==> flow/design.v (excerpt) <==
module cordic (
    input clk,
    input rst_n,
    input start,
    input [15:0] angle,
    output reg [15:0] cos,
    output reg [15:0] sin
);
Size: roughly 1,900 cells after synthesis, roughly 69 flip-flops, about 51 I/O pins, roughly 17,000 sq um of cells after synthesis.
clock: 8.85 ns
lec_check: 0
abc_area: 1
cap_margin: 20
core_margin: 2
core_utilization: 72
cts_cluster_size: 72
hold_slack_margin: 0.3
place_density_lb_addon: 0.0
setup_slack_margin: 2.62
slew_margin: 20
run.sh (not shown) runs the stock make flow with config.mk's settings and CLKGATE_MAP_FILE=.
The starting point completed and failed the layout checks on setup timing.
Then changed:
HOLD_SLACK_MARGIN = not set   (was 0.3)
SETUP_SLACK_MARGIN = -0.81   (was 2.62)
clock period = 10.5 ns   (was 8.85 ns; I/O delays follow)
Outcome: The new run completed and failed the layout checks on setup timing; utilization came out lower by 1.8 points; global-route usage grows by 0.49 points; critical path depth came out higher by 4; register-to-register slack improves by 1.9 ns; synthesized area stays the same; worst setup slack is better by 1.9 ns; final area goes down by 2.0%; hold slack loses 0.033 ns; fmax increases by 1.8%; routed wire length goes down by 3.3%.
Then changed:
CORE_UTILIZATION = 69   (was 72)
CTS_CLUSTER_SIZE = not set   (was 72)
PLACE_DENSITY_LB_ADDON = not set   (was 0.0)
SETUP_SLACK_MARGIN = not set   (was -0.81)
clock period = 20.4 ns   (was 10.5 ns; I/O delays follow)
The changed run produced a clean layout; critical path depth came out lower by 4; worst hold slack is better by 0.020 ns; core utilization came out lower by 14 points; sequential share of layout area came out higher by 1.2 points; synthesized area does not change; first-iteration DRC count came out lower by 36%; via count came out lower by 11%; total power came out lower by 59%; final cell count came out lower by 7.2%; wire length came out lower by 19%; setup slack is better by 8.0 ns.
Then changed:
ABC_AREA = not set   (was 1)
CORE_UTILIZATION = 65   (was 69)
TNS_END_PERCENT = 75   (was not set)
clock period = 11.7 ns   (was 20.4 ns; I/O delays follow)
The changed run ran to the end with violations: setup timing.
Wire length rises by roughly a tenth.
Global-route usage is lower by 1.3 points.
Sequential power is higher by well over a third.
Register-to-register slack loses 6.9 ns.
Via count came out higher by a few percent.
Design area went up by about a fifth.
Utilization rose by 2.3 points.

---

== 04-03 ==
Starting RTL as in the previous note.
Design cordic, start of the top module:
module cordic (
    input clk,
    input rst_n,
    input start,
    input [15:0] angle,
    output reg [15:0] cos,
    output reg [15:0] sin
);
clock: 4.53 ns
lec_check: 0
cap_margin: 5
core_margin: 2
core_utilization: 72
cts_cluster_diameter: 356
cts_cluster_size: 33
setup_slack_margin: -0.43
slew_margin: 40
Completing all stages was not enough for 04-03: its layout failed the final checks because of negative setup slack.
What 03-05 does differently from 04-03 at the input level:
Settings: CAP_MARGIN: 5 -> 20; SLEW_MARGIN: 40 -> 20; CTS_CLUSTER_SIZE: 33 -> unset; CTS_CLUSTER_DIAMETER: 356 -> unset; CORE_UTILIZATION: 72 -> 64; SETUP_SLACK_MARGIN: -0.43 -> unset; the clock period (ns, I/O delays scaled along): 4.53 -> 17.1.
### Flow results
Every stage of the flow completed for 03-05, and the final layout passed the timing, design-rule and antenna checks.
Power share of the clock group (lower): 04-03
Sort 04-03 and 03-05 by number of non-clock buffers asc -> top: 03-05
Final setup slack of the worst path: 03-05 vs 04-03 up 11.73 ns
Post-layout minimum cycle time (lower): 04-03
Taking 04-03 as the reference, in 03-05 total routed wire length on the met1 layer decreased 3.7%; well-tap cell count has increased; cell area lower; utilization of the core after routing went down.

---

The RTL this note starts from:
==> flow/design.v <==
module fa(
    input a,
    input b,
    input cin,
    output s,
    output cout
);
    assign s = a ^ b  ^ cin;
    assign cout = (a & b) ^ (cin & (a ^ b));
endmodule
module ha(
    input a,
    input b,
    output s,
    output cout
);
    assign s = a ^ b;
    assign cout = a & b;
endmodule
module basic_unit_ha_and(
    input in_x,
    input in_a,
    input in_b,
    output s,
    output cout
);
    wire in_y;
    assign in_y = in_a & in_b;
    assign s = in_x ^ in_y;
    assign cout = in_x & in_y;
endmodule
module basic_unit_fa_and(
    input in_x,
    input in_a,
    input in_b,
    input cin,
    output s,
    output cout
);
    wire in_y;
    assign in_y = in_a & in_b;
    assign s = in_x ^ in_y ^ cin;
    assign cout = (in_x & in_y) ^ (cin & (in_x ^ in_y));
endmodule
module adder_16bit(
    input   [15:0] a,
    input   [15:0] b,
    output  [15:0] out
);
    wire [15:0] s;
    wire [15:0] cout;
    ha i_ha_0 (.a(a[0]), .b(b[0]), .s(s[0]), .cout(cout[0]));
    generate 
        genvar i_adder;
        for(i_adder=1; i_adder<16; i_adder=i_adder+1) begin: adder_for_bits
            fa i_fa (.a(a[i_adder]), .b(b[i_adder]), .cin(cout[i_adder-1]), .s(s[i_adder]), .cout(cout[i_adder]));
        end
    endgenerate
    assign out[15:0] = s[15:0];
endmodule
module lut(
    input [3:0] index,
    output reg [15:0] ei_radian,
    output reg [15:0] tanei
);
    always@(*)
    begin
        case(index)
        4'b0000: begin
            ei_radian = 16'b0000000000000000;
            tanei = 16'h0000;
        end
        4'b0001: begin
            ei_radian = 16'b0110010010000111;
            tanei = 16'h8000;
        end
        4'b0010: begin
            ei_radian = 16'b0011101101011000;
            tanei = 16'h4000;
        end
        4'b0011: begin
            ei_radian = 16'b0001111101011011;
            tanei = 16'h2000;
        end
        4'b0100: begin
            ei_radian = 16'b0000111111101010;
            tanei = 16'h1000;
        end
        4'b0101: begin
            ei_radian = 16'b0000011111111101;
            tanei = 16'h0800;
        end
        4'b0110: begin
            ei_radian = 16'b0000001111111111;
            tanei = 16'h0400;
        end
        4'b0111: begin
            ei_radian = 16'b0000000111111111;
            tanei = 16'h0200;
        end
        4'b1000: begin
            ei_radian = 16'b0000000011111111;
            tanei = 16'h0100;
        end
        4'b1001: begin
            ei_radian = 16'b0000000001111111;
            tanei = 16'h0080;
        end
        4'b1010: begin
            ei_radian = 16'b0000000000111111;
            tanei = 16'h0040;
        end
        4'b1011: begin
            ei_radian = 16'b0000000000011111;
            tanei = 16'h0020;
        end
        4'b1100: begin
            ei_radian = 16'b0000000000001111;
            tanei = 16'h0010;
        end
        4'b1101: begin
            ei_radian = 16'b0000000000000111;
            tanei = 16'h0008;
        end
        4'b1110: begin
            ei_radian = 16'b0000000000000011;
            tanei = 16'h0004;
        end
        4'b1110: begin
            ei_radian = 16'b0000000000000001;
            tanei = 16'h0002;
        end
        default: begin
            ei_radian = 16'b0000000000000000;
            tanei = 16'h0000;
        end
        endcase
    end
endmodule
module add_or_sub_unit(
    input neg,
    input [15:0] ei_radian,
    input [15:0] inner_angle,
    output [15:0] new_inner_angle
);
    wire [15:0] signed_ei_radian;
    assign signed_ei_radian = neg ? {{~{ei_radian}+1}} : ei_radian;
    adder_16bit i_adder_16b_0 (.a(signed_ei_radian), .b(inner_angle), .out(new_inner_angle));
endmodule
module unsigned_unit_first_line(
    input [15:0] in_a,
    input  in_b,
    output [15:0] s
);
    generate
        genvar i_and;
        for(i_and=0;i_and<16;i_and=i_and+1) begin: unsigned_unit_second_line_generate
            assign s[i_and] = in_a[i_and] & in_b;
        end
    endgenerate
endmodule
module unsigned_unit_second_line(
    input [15:0] in_x,
    input [15:0] in_a,
    input  in_b,
    output [15:0] s,
    output [15:0] cout
);
    generate
        genvar i_buh;
        for(i_buh=0;i_buh<16;i_buh=i_buh+1) begin: unsigned_unit_second_line_generate
            basic_unit_ha_and   i_buha  (.in_x(in_x[i_buh]), .in_a(in_a[i_buh]), .in_b(in_b), .s(s[i_buh]), .cout(cout[i_buh]));
        end
    endgenerate
endmodule
module unsigned_unit_line(
    input [15:0] in_x,
    input [15:0] in_a,
    input  in_b,
    input [15:0] cin,
    output [15:0] s,
    output [15:0] cout
);
    generate
        genvar i_buf;
        for(i_buf=0;i_buf<16;i_buf=i_buf+1) begin: unsigned_unit_second_line_generate
            basic_unit_fa_and   i_bufa  (.in_x(in_x[i_buf]), .in_a(in_a[i_buf]), .in_b(in_b), .cin(cin[i_buf]), .s(s[i_buf]), .cout(cout[i_buf]));
        end
    endgenerate
endmodule
module multiply_and_add_unit(
    input [15:0] in,
    input [15:0] a,
    input [15:0] b,
    input neg,
    output [15:0] out
);
    wire [15:0] s_line [15:0];
    wire [15:0] cout_line [15:1];
    unsigned_unit_first_line    i_bul_0 (.in_a(a), .in_b(b[0]), .s(s_line[0]));
    unsigned_unit_second_line   i_bul_1 (.in_x({1'b0, s_line[0][15:1]}), .in_a(a), .in_b(b[1]), .s(s_line[1]), .cout(cout_line[1]));
    unsigned_unit_line          i_bul_2 (.in_x({1'b0, s_line[1][15:1]}), .in_a(a), .in_b(b[2]), .cin(cout_line[1]), .s(s_line[2]), .cout(cout_line[2]));
    generate
        genvar i_bul_mac;
        for(i_bul_mac=2;i_bul_mac<16;i_bul_mac=i_bul_mac+1) begin: unsigned_unit_line_generate
            unsigned_unit_line  i_bul_mac_unit (.in_x({1'b0, s_line[i_bul_mac-1][15:1]}), .in_a(a), .in_b(b[i_bul_mac]), .cin(cout_line[i_bul_mac-1]), .s(s_line[i_bul_mac]), .cout(cout_line[i_bul_mac]));
        end
    endgenerate
    wire [31:0] product_32b;
    generate
        genvar i_s;
        for(i_s=0;i_s<16;i_s=i_s+1) begin: unsigned_output_low_generate
            assign product_32b[i_s] = s_line[i_s][0];
        end
    endgenerate
    adder_16bit i_adder_16b_0 (.a({s_line[15][15:0]}), .b(cout_line[15]), .out(product_32b[31:16]));
    wire [15:0] pos_or_neg;
    assign pos_or_neg = neg ? {{~{product_32b[31:16]}+1}} : {product_32b[31:16]};
    adder_16bit i_adder_16b_1 (.a(in), .b(pos_or_neg), .out(out));
endmodule
module cordic (
    input clk,
    input rst_n,
    input start,
    input [15:0] angle,
    output reg [15:0] cos,
    output reg [15:0] sin
);
    reg [15:0] sampled_angle;
    reg [15:0] inner_angle;
    reg working;
    reg [3:0] state;
    wire [15:0] ei_radian;
    wire [15:0] tanei;
    wire [15:0] new_inner_angle;
    wire [15:0] new_sin;
    wire [15:0] new_cos;
    wire neg;
    always@(posedge clk or negedge rst_n) begin
        if (!rst_n == 1'b1) begin
            sampled_angle <= 16'b0;
        end
        else begin
            if (start == 1'b1) begin
                sampled_angle <= angle;
            end
            else begin
                sampled_angle <= sampled_angle;
            end
        end
    end
    always@(posedge clk or negedge rst_n) begin
        if (!rst_n == 1'b1) begin
            inner_angle <= 16'b0;
        end
        else begin
            if (start == 1'b1) begin
                inner_angle <= 16'b0;
            end
            else begin
                inner_angle <= new_inner_angle;
            end
        end
    end
    always@(posedge clk or negedge rst_n) begin
        if (!rst_n == 1'b1) begin
            working <= 1'b0;
        end
        else begin
            if (start == 1'b1) begin
                working <= 1'b1;
            end
            else begin
                if (state == 4'b1111) begin
                    working <= 1'b0;
                end
                else begin
                    working <= working;
                end
            end
        end
    end
    always@(posedge clk or negedge rst_n) begin
        if (!rst_n == 1'b1) begin
            state <= 4'b0;
        end
        else begin
            if (start == 1'b1) begin
                state <= 4'b0;
            end
            else begin
                if (working == 1'b0) begin
                    state <= 4'b0;
                end
                else begin
                    state <= state + 1;
                end
            end
        end
    end
    always@(posedge clk or negedge rst_n) begin
        if (!rst_n == 1'b1) begin
            sin <= 16'b0;
        end
        else begin
            if (start == 1'b1) begin
                sin <= 16'b0;
            end
            else begin
                if (working == 1'b0) begin
                    sin <= sin;
                end
                else begin
                    sin <= new_sin;
                end
            end
        end
    end
    always@(posedge clk or negedge rst_n) begin
        if (!rst_n == 1'b1) begin
            cos <= 16'b0;
        end
        else begin
            if (start == 1'b1) begin
                cos <= 16'b0100110110111010;
            end
            else begin
                if (working == 1'b0) begin
                    cos <= cos;
                end
                else begin
                    cos <= new_cos;
                end
            end
        end
    end
    lut i_lut_0 (.index(state), .ei_radian(ei_radian),  .tanei(tanei));
    assign neg = (inner_angle <= sampled_angle) ? 0 : 1;
    add_or_sub_unit i_aoru (.neg(neg), .ei_radian(ei_radian), .inner_angle(inner_angle), .new_inner_angle(new_inner_angle));
    multiply_and_add_unit i_mac_cos (.in(cos), .a(tanei), .b(sin), .neg(~neg), .out(new_cos));
    multiply_and_add_unit i_mac_sin (.in(sin), .a(tanei), .b(cos), .neg(neg), .out(new_sin));
endmodule
export LEC_CHECK = 0
export ABC_AREA = 1
export CAP_MARGIN = 20
export CORE_MARGIN = 2
export CORE_UTILIZATION = 72
export CTS_CLUSTER_DIAMETER = 397
export CTS_CLUSTER_SIZE = 97
export PLACE_DENSITY = 0.38
export SLEW_MARGIN = 20
export TNS_END_PERCENT = 20
create_clock -name core_clock -period 7.95 [get_ports {clk}]
The baseline finished with setup timing left.
Next try:
ABC_AREA = default   (was 1)
CORE_UTILIZATION = 40   (was 72)
CTS_CLUSTER_DIAMETER = default   (was 397)
CTS_CLUSTER_SIZE = default   (was 97)
PLACE_DENSITY = default   (was 0.38)
TNS_END_PERCENT = default   (was 20)
clock period = 18.9 ns   (was 7.95 ns; I/O delays follow)
The new run completed without violations; sequential power came out lower by 38%; non-clock buffer count falls by 235; via count went down by 17%.
Next try:
clock period = 16.0 ns   (was 18.9 ns; I/O delays follow)
Area after synthesis is unchanged.
Total power grows by about 20%.
Setup slack got worse by 1.9 ns.
Routed wire length grows by about 3%.
Sequential power rises by about 20%.
Design area rises by about 1%.
Final cell count went up by 0.88%.
Next try:
ABC_AREA = 0   (was default)
CORE_ASPECT_RATIO = 0.5   (was default)
CTS_CLUSTER_DIAMETER = 160   (was default)
CTS_CLUSTER_SIZE = 99   (was default)
SETUP_SLACK_MARGIN = -0.16   (was default)
TNS_END_PERCENT = 100   (was default)
After rerunning: The changed run produced a clean layout; routed wire length came out higher by 1.3%; worst setup slack degrades by 0.099 ns; maximum frequency decreases by 0.64%; utilization is lower by 0.40 points; hold slack degrades by 0.017 ns; synthesized cell count does not change; non-clock buffer count goes up by 1; combinational power is about the same; total power goes down by 1.8%.
Next try:
ABC_AREA = default   (was 0)
CORE_ASPECT_RATIO = default   (was 0.5)
CTS_CLUSTER_DIAMETER = default   (was 160)
CTS_CLUSTER_SIZE = default   (was 99)
GPL_TIMING_DRIVEN = 0   (was default)
SETUP_SLACK_MARGIN = 2.19   (was -0.16)
TNS_END_PERCENT = default   (was 100)
=>
- The new run completed without violations
- worst setup slack improves by 0.70 ns
- wire length went up by about 30%
- core utilization increases by 4.8 points
- combinational power went up by 31%
- critical path depth rises by 2
- die area is about the same
- cell area increases by about 10%
- clock power increases by about 8%

---

// cordic: RTL as listed in full above, without the edits since
make LEC_CHECK=0 CAP_MARGIN=20 CORE_MARGIN=2 CORE_UTILIZATION=40 SLEW_MARGIN=20 finish   # period 15.5 ns
Edit:
- ABC_AREA: unset -> 1
- CORE_UTILIZATION: 40 -> 62
- CTS_CLUSTER_SIZE: unset -> 97
- clock period: 15.5 -> 9.23 ns (I/O delays scaled with it)
=> This time the run finished but fails on negative setup slack. Register-to-register slack is worse by 5.5 ns. Flip-flop count stays the same. Maximum frequency went up by 5.2%. Design area rose by 3.9%. Worst setup slack gets worse by 5.5 ns. Clock skew shrinks by 0.0034 ns.

---

== onyx ==
RTL: the design.v shown in full above, as it stands there.
Settings: LEC_CHECK=0, ABC_AREA=1, CAP_MARGIN=15, CELL_PAD_IN_SITES_DETAIL_PLACEMENT=0, CORE_ASPECT_RATIO=0.66, CORE_MARGIN=2, CORE_UTILIZATION=72, CTS_CLUSTER_DIAMETER=197, CTS_CLUSTER_SIZE=41, GPL_ROUTABILITY_DRIVEN=1, HOLD_SLACK_MARGIN=-0.08, MAX_ROUTING_LAYER=met4, MIN_ROUTING_LAYER=met1, SETUP_SLACK_MARGIN=1.16, SLEW_MARGIN=20; clock period 9.71 ns.
onyx finished all stages; layout check result: FAIL, due to setup timing.
Setup changes, onyx to harbor
Settings: HOLD_SLACK_MARGIN no longer set, was -0.08; PLACE_DENSITY_LB_ADDON now 0.06, previously not set; CTS_CLUSTER_SIZE now 96, was 41; GPL_ROUTABILITY_DRIVEN now 0, was 1; MAX_ROUTING_LAYER now met5, was met4; CORE_ASPECT_RATIO now 0.5, was 0.66; CORE_UTILIZATION now 46, was 72; TNS_END_PERCENT now 20, previously not set; the clock period (ns, I/O delays scaled along) now 15.8, was 9.71.
### Flow results
harbor: full flow OK, the timing, design-rule and antenna checks passed
Summary: with onyx as the reference, floorplan die width in harbor moved up by more than a quarter.
Power share of the clock group in harbor vs onyx: up 2.8 points
Clock-buffer cell count is higher on onyx
Wire length of the first global-routing pass, harbor and onyx: smaller value in harbor
Area of the placeable core of harbor exceeds that of onyx by more than half.
Going from onyx to harbor, wire length on met1 grows by about 15%.
Compared with onyx, in harbor worst clock skew on the final layout dropped 0.0061 ns; hold slack went down; global routing usage on met3 has decreased; largest fanout on the critical path up 3.
Edits applied to the flow inputs when going from harbor to sierra:
Settings: SETUP_SLACK_MARGIN changed from 1.16 to 2.76; CELL_PAD_IN_SITES_DETAIL_PLACEMENT changed from 0 to 1; ABC_AREA changed from 1 to 0.
### Flow results
- Compared with harbor, sierra degrades worst setup slack.
- sierra -> harbor: clock power flat
- Buffer count excluding the clock tree in the final layout ended up 12% higher on sierra than on harbor.
- Routed wire length sits higher in sierra than in harbor.
- Compared with harbor, sierra shows a higher areal power density over the cells.
- sierra ends up with higher tap cell count than harbor does.
- sierra falls short of harbor in total power of the final layout.
- Of sierra and harbor, the run reporting the lower die outline height was harbor.
- Tightest slew margin relative to the limit in sierra is 5.2 points below harbor.
Changes in indigo relative to sierra:
Settings: a deleted TNS_END_PERCENT that had been 20; a deleted CORE_ASPECT_RATIO that had been 0.5; a change of CORE_UTILIZATION from 46 to 15; a deleted ABC_AREA that had been 0; a deleted PLACE_DENSITY_LB_ADDON that had been 0.06; a deleted MIN_ROUTING_LAYER that had been met1; a deleted MAX_ROUTING_LAYER that had been met5; a deleted CTS_CLUSTER_SIZE that had been 96; a deleted SETUP_SLACK_MARGIN that had been 2.76; a deleted CTS_CLUSTER_DIAMETER that had been 197; a change of CAP_MARGIN from 15 to 20; a deleted CELL_PAD_IN_SITES_DETAIL_PLACEMENT that had been 1; a deleted GPL_ROUTABILITY_DRIVEN that had been 0; a change of the clock period (ns, I/O delays scaled along) from 15.8 to 20.4.
Results
Reported for indigo and sierra, number of different library cells in the post-synthesis netlist turned out identical to the last digit. Compared with sierra, indigo shows a final period demand of the worst path that is 1.39 ns higher. sierra → indigo: final instance count without filler cells picked up an extra 969; global-route wire length before repair went down 11,000 um; via count moved down; share of total power in combinational logic went down; die size went up. Power of the sequential group, indigo vs sierra: down by more than 10%.
For fjord, these inputs were changed with respect to indigo:
Settings: setting SETUP_SLACK_MARGIN to 1.46 for the first time; changing CORE_UTILIZATION from 15 to 40; changing the clock period (ns, I/O delays scaled along) from 20.4 to 15.5.
Results
The count of placed standard cells in the final layout, fillers left out in fjord was lower than what indigo gave.
On fjord: cell resize tally after clock tree synthesis is 19 higher than what indigo gave.
Compared with indigo, fjord shows a higher part of the total power dissipated in combinational logic.
Comparing fjord and indigo, post-route clock period utilization is lower on indigo.
Delta (fjord minus indigo): total number of cells along the worst setup path rose by 4.3%, die boundary height fell by 38%.
Setup changes, fjord to amber
Settings: removing SETUP_SLACK_MARGIN (formerly 1.46); changing CORE_UTILIZATION from 40 to 66; changing the clock period (ns, I/O delays scaled along) from 15.5 to 13.1.
==> comparison <==
- Complete run, failing final checks: amber, reason setup timing.
- fjord: done, clean on timing, DRC and antenna
- As far as synthesized cell count goes, fjord and amber are indistinguishable; the numbers are identical.
- Termination of the worst setup path = sin[15]: amber; termination of the worst setup path = cos[15]: fjord
- Between fjord and amber, routed length per placed instance is higher for amber, fjord comes in under that.
- Core area delta for amber relative to fjord: 40% lower
- fjord has higher register-to-register path setup slack than amber.
- amber ended up with a higher final core area utilization than fjord did.
- Higher count of endpoints failing setup in the final report among fjord and amber: amber
- Diff fjord -> amber | total power | up by more than a quarter
- Sort fjord and amber by highest clock rate, ascending, and fjord comes first.
- Changes observed in amber relative to fjord: routed wire length dropped 1.8%, die size dropped 39%.
Power figures rest on the tool's default switching activity, not on a simulated workload.
